==> inputs of umber <==
## apollo_top
module apollo_top(
	input clk,
   input rst_n,
	input rs232_rx,	 
	output rs232_tx,	 
	input[7:0] in_ad_data,
	output out_ad_clk,
	output Sftclk,
	output Lchclk,
	output SDout,
	output test1,
	output test2
    );
make LEC_CHECK=0 ABC_AREA=1 CAP_MARGIN=5 CELL_PAD_IN_SITES_DETAIL_PLACEMENT=1 CELL_PAD_IN_SITES_GLOBAL_PLACEMENT=2 CORE_ASPECT_RATIO=1.55 CORE_MARGIN=2 CORE_UTILIZATION=59 CTS_CLUSTER_DIAMETER=121 CTS_CLUSTER_SIZE=50 GPL_ROUTABILITY_DRIVEN=1 HOLD_SLACK_MARGIN=0.08 MAX_ROUTING_LAYER=met4 PLACE_DENSITY_LB_ADDON=0.18 SETUP_SLACK_MARGIN=0.44 SLEW_MARGIN=35 TNS_END_PERCENT=55 finish   # period 5.04 ns
run.sh (not shown) runs the stock make flow with config.mk's settings and CLKGATE_MAP_FILE=.
==> maple: changes against umber <==
ABC_AREA = not set   (was 1)
CAP_MARGIN = 20   (was 5)
CELL_PAD_IN_SITES_DETAIL_PLACEMENT = not set   (was 1)
CELL_PAD_IN_SITES_GLOBAL_PLACEMENT = not set   (was 2)
CORE_ASPECT_RATIO = not set   (was 1.55)
CORE_UTILIZATION = 72   (was 59)
CTS_CLUSTER_DIAMETER = not set   (was 121)
CTS_CLUSTER_SIZE = not set   (was 50)
GPL_ROUTABILITY_DRIVEN = not set   (was 1)
HOLD_SLACK_MARGIN = not set   (was 0.08)
MAX_ROUTING_LAYER = not set   (was met4)
PLACE_DENSITY_LB_ADDON = 0.0   (was 0.18)
SETUP_SLACK_MARGIN = 1.15   (was 0.44)
SLEW_MARGIN = 20   (was 35)
TNS_END_PERCENT = not set   (was 55)
==> flow/constraint.sdc (replaced) <==
create_clock -name core_clock -period 4.45 [get_ports {clk}]
set_input_delay 0.8900 -clock core_clock [delete_from_list [all_inputs] [get_ports {clk}]]
set_output_delay 0.8900 -clock core_clock [all_outputs]
set_load 0.01 [all_outputs]
==> qor summary <==
| metric | maple | umber |
|---|---|---|
| Die Outline Area | 0.0814 mm2 | 0.101 mm2 |
| Area inside the core boundary | 0.0787 mm2 | 0.0979 mm2 |
| Adder-Cell Fraction of Synth Area | 2.45% | 2.41% |
| Yosys xor share | 1.71% | 1.02% |
| Compound-cell area share of the yosys netlist | 5.78% | 6.44% |
| Simple-gate share of the synthesized area | 8.31% | 25.8% |
| Starting density of the core | 72.4% | 59.4% |
| Synthesized instance count | 4,423 | 6,825 |
| Width of the die | 285 um | 256 um |
| Result of the run | timing/DRC/antenna clean | aborted with a tool error |
| Failing step | - | global placement without I/O (3_1_place_gp_skip_io) |
| Post-synthesis sequential area ratio | 60.2% | 59.0% |
| Mux cell area share after synthesis | 19.5% | 0.0947% |
| Post-synthesis chip area from yosys | 0.0570 mm2 | 0.0582 mm2 |
| Std cell rows | 103 | 143 |
| Mean instance size in the synthesized netlist | 12.9 um2 | 8.52 um2 |

========
==> trial 53: inputs <==
apollo_top again, from the RTL that the note above started with.
make LEC_CHECK=0 ABC_AREA=1 CAP_MARGIN=0 CORE_ASPECT_RATIO=0.72 CORE_MARGIN=2 CORE_UTILIZATION=72 CTS_CLUSTER_DIAMETER=360 CTS_CLUSTER_SIZE=15 HOLD_SLACK_MARGIN=0.3 PLACE_DENSITY_LB_ADDON=0.13 SETUP_SLACK_MARGIN=1.31 SLEW_MARGIN=20 finish   # period 4.4 ns
==> inputs of build 65, as changes to trial 53 <==
==> flow/config.mk (replaced) <==
export PLATFORM = sky130hd
export DESIGN_NAME = apollo_top
export DESIGN_NICKNAME = apollo_top
export VERILOG_FILES = /design/flow/design.v
export SDC_FILE = /design/flow/constraint.sdc
export NUM_CORES = 4
export LEC_CHECK = 0
export CAP_MARGIN = 20
export CORE_MARGIN = 2
export CORE_UTILIZATION = 40
export PLACE_DENSITY = 0.6
export SLEW_MARGIN = 20
==> flow/constraint.sdc (replaced) <==
create_clock -name core_clock -period 7.88 [get_ports {clk}]
set_input_delay 1.5760 -clock core_clock [delete_from_list [all_inputs] [get_ports {clk}]]
set_output_delay 1.5760 -clock core_clock [all_outputs]
set_load 0.01 [all_outputs]
==> run_results.csv <==
group,metric,value,unit
timing,fin_hold_ws,0.371,ns
final_layout,nonClkBufAreaFrac,1.21,%
final_layout,buffers,60,
status,status,"complete, no violations",
global_routing,use_met2,43.8,%
pwr,clock_net_power,0.00861,W
final_layout,comb_share,33.7,%
route,drt-initial-drc-count,4169,
synth,netlist_area,0.0582,mm^2
pwr,ir_drop,326,uV
synth,synthTopLogicFamily,"simple AND/OR/NAND/NOR gates",
synth,syn-instance-count,6825,
worst_setup_path,worstReg2RegStart,"controller.recv_en$_DFFE_PN0P_",
worst_setup_path,cp.arrival,2.16,ns
pwr,pg_seq,0.0128,W
-- figures above: trial 53

==> run_results.csv <==
group,metric,value,unit
pwr,clock_net_power,0.00694,W
pwr,ir_drop,165,uV
timing,fin_hold_ws,0.362,ns
synth,netlist_area,0.0570,mm^2
route,drt-initial-drc-count,1887,
global_routing,use_met2,20.6,%
status,status,"complete, no violations",
worst_setup_path,cp.arrival,2.86,ns
synth,syn-instance-count,4423,
final_layout,buffers,48,
-- figures above: build 65


========
==> branch ember <==
apollo_top again, from the RTL that the note above started with.
clock: 11.4 ns
lec_check: 0
abc_area: 1
cap_margin: 10
cell_pad_in_sites_global_placement: 2
core_aspect_ratio: 1.49
core_margin: 2
core_utilization: 57
gpl_timing_driven: 0
max_routing_layer: met4
min_routing_layer: met2
place_density_lb_addon: 0.15
setup_slack_margin: -0.13
slew_margin: 40
tns_end_percent: 60
==> inputs of branch fjord, as changes to branch ember <==
==> flow/config.mk (replaced) <==
export PLATFORM = sky130hd
export DESIGN_NAME = apollo_top
export DESIGN_NICKNAME = apollo_top
export VERILOG_FILES = /design/flow/design.v
export SDC_FILE = /design/flow/constraint.sdc
export NUM_CORES = 4
export LEC_CHECK = 0
export CAP_MARGIN = 20
export CORE_MARGIN = 2
export CORE_UTILIZATION = 40
export PLACE_DENSITY = 0.6
export SLEW_MARGIN = 20
==> flow/constraint.sdc (replaced) <==
create_clock -name core_clock -period 20.0 [get_ports {clk}]
set_input_delay 4.0000 -clock core_clock [delete_from_list [all_inputs] [get_ports {clk}]]
set_output_delay 4.0000 -clock core_clock [all_outputs]
set_load 0.01 [all_outputs]
==> inputs of branch cedar, as changes to branch ember <==
==> flow/config.mk (replaced) <==
export PLATFORM = sky130hd
export DESIGN_NAME = apollo_top
export DESIGN_NICKNAME = apollo_top
export VERILOG_FILES = /design/flow/design.v
export SDC_FILE = /design/flow/constraint.sdc
export NUM_CORES = 4
export LEC_CHECK = 0
export CAP_MARGIN = 20
export CORE_MARGIN = 2
export CORE_UTILIZATION = 72
export CTS_CLUSTER_SIZE = 32
export HOLD_SLACK_MARGIN = -0.09
export SLEW_MARGIN = 20
==> flow/constraint.sdc (replaced) <==
create_clock -name core_clock -period 17.0 [get_ports {clk}]
set_input_delay 3.4000 -clock core_clock [delete_from_list [all_inputs] [get_ports {clk}]]
set_output_delay 3.4000 -clock core_clock [all_outputs]
set_load 0.01 [all_outputs]
==> inputs of branch amber, as changes to branch ember <==
==> flow/config.mk (replaced) <==
export PLATFORM = sky130hd
export DESIGN_NAME = apollo_top
export DESIGN_NICKNAME = apollo_top
export VERILOG_FILES = /design/flow/design.v
export SDC_FILE = /design/flow/constraint.sdc
export NUM_CORES = 4
export LEC_CHECK = 0
export CAP_MARGIN = 20
export CORE_MARGIN = 2
export CORE_UTILIZATION = 70
export SETUP_SLACK_MARGIN = 1.14
export SLEW_MARGIN = 20
==> flow/constraint.sdc (replaced) <==
create_clock -name core_clock -period 4.48 [get_ports {clk}]
set_input_delay 0.8960 -clock core_clock [delete_from_list [all_inputs] [get_ports {clk}]]
set_output_delay 0.8960 -clock core_clock [all_outputs]
set_load 0.01 [all_outputs]
==> comparison <==
- Against branch amber, the register-to-register slack of branch cedar is better by 12 ns.
- The highest critical path depth belongs to branch amber, the lowest to branch fjord.
- Count of clock-buffer cells in the layout: branch cedar > branch fjord > branch amber.
- Sequential share of layout area, highest first: branch cedar, branch amber, branch fjord.
- Branch ember never finished: it broke off in global placement without I/O with FLW-0024. Branch amber passed the timing, design-rule and antenna checks. Branch fjord produced a clean layout. Branch cedar passed the timing, design-rule and antenna checks.
- Die area, highest first: branch fjord, branch ember, branch amber, branch cedar.
- Against branch fjord, the non-clock buffer count of branch amber is higher by 14.
- The lowest setup slack belongs to branch amber, the highest to branch fjord.
- Global-route usage, highest first: branch cedar, branch amber, branch fjord.
No activity file was given, so power comes from the tool's default toggle rates.
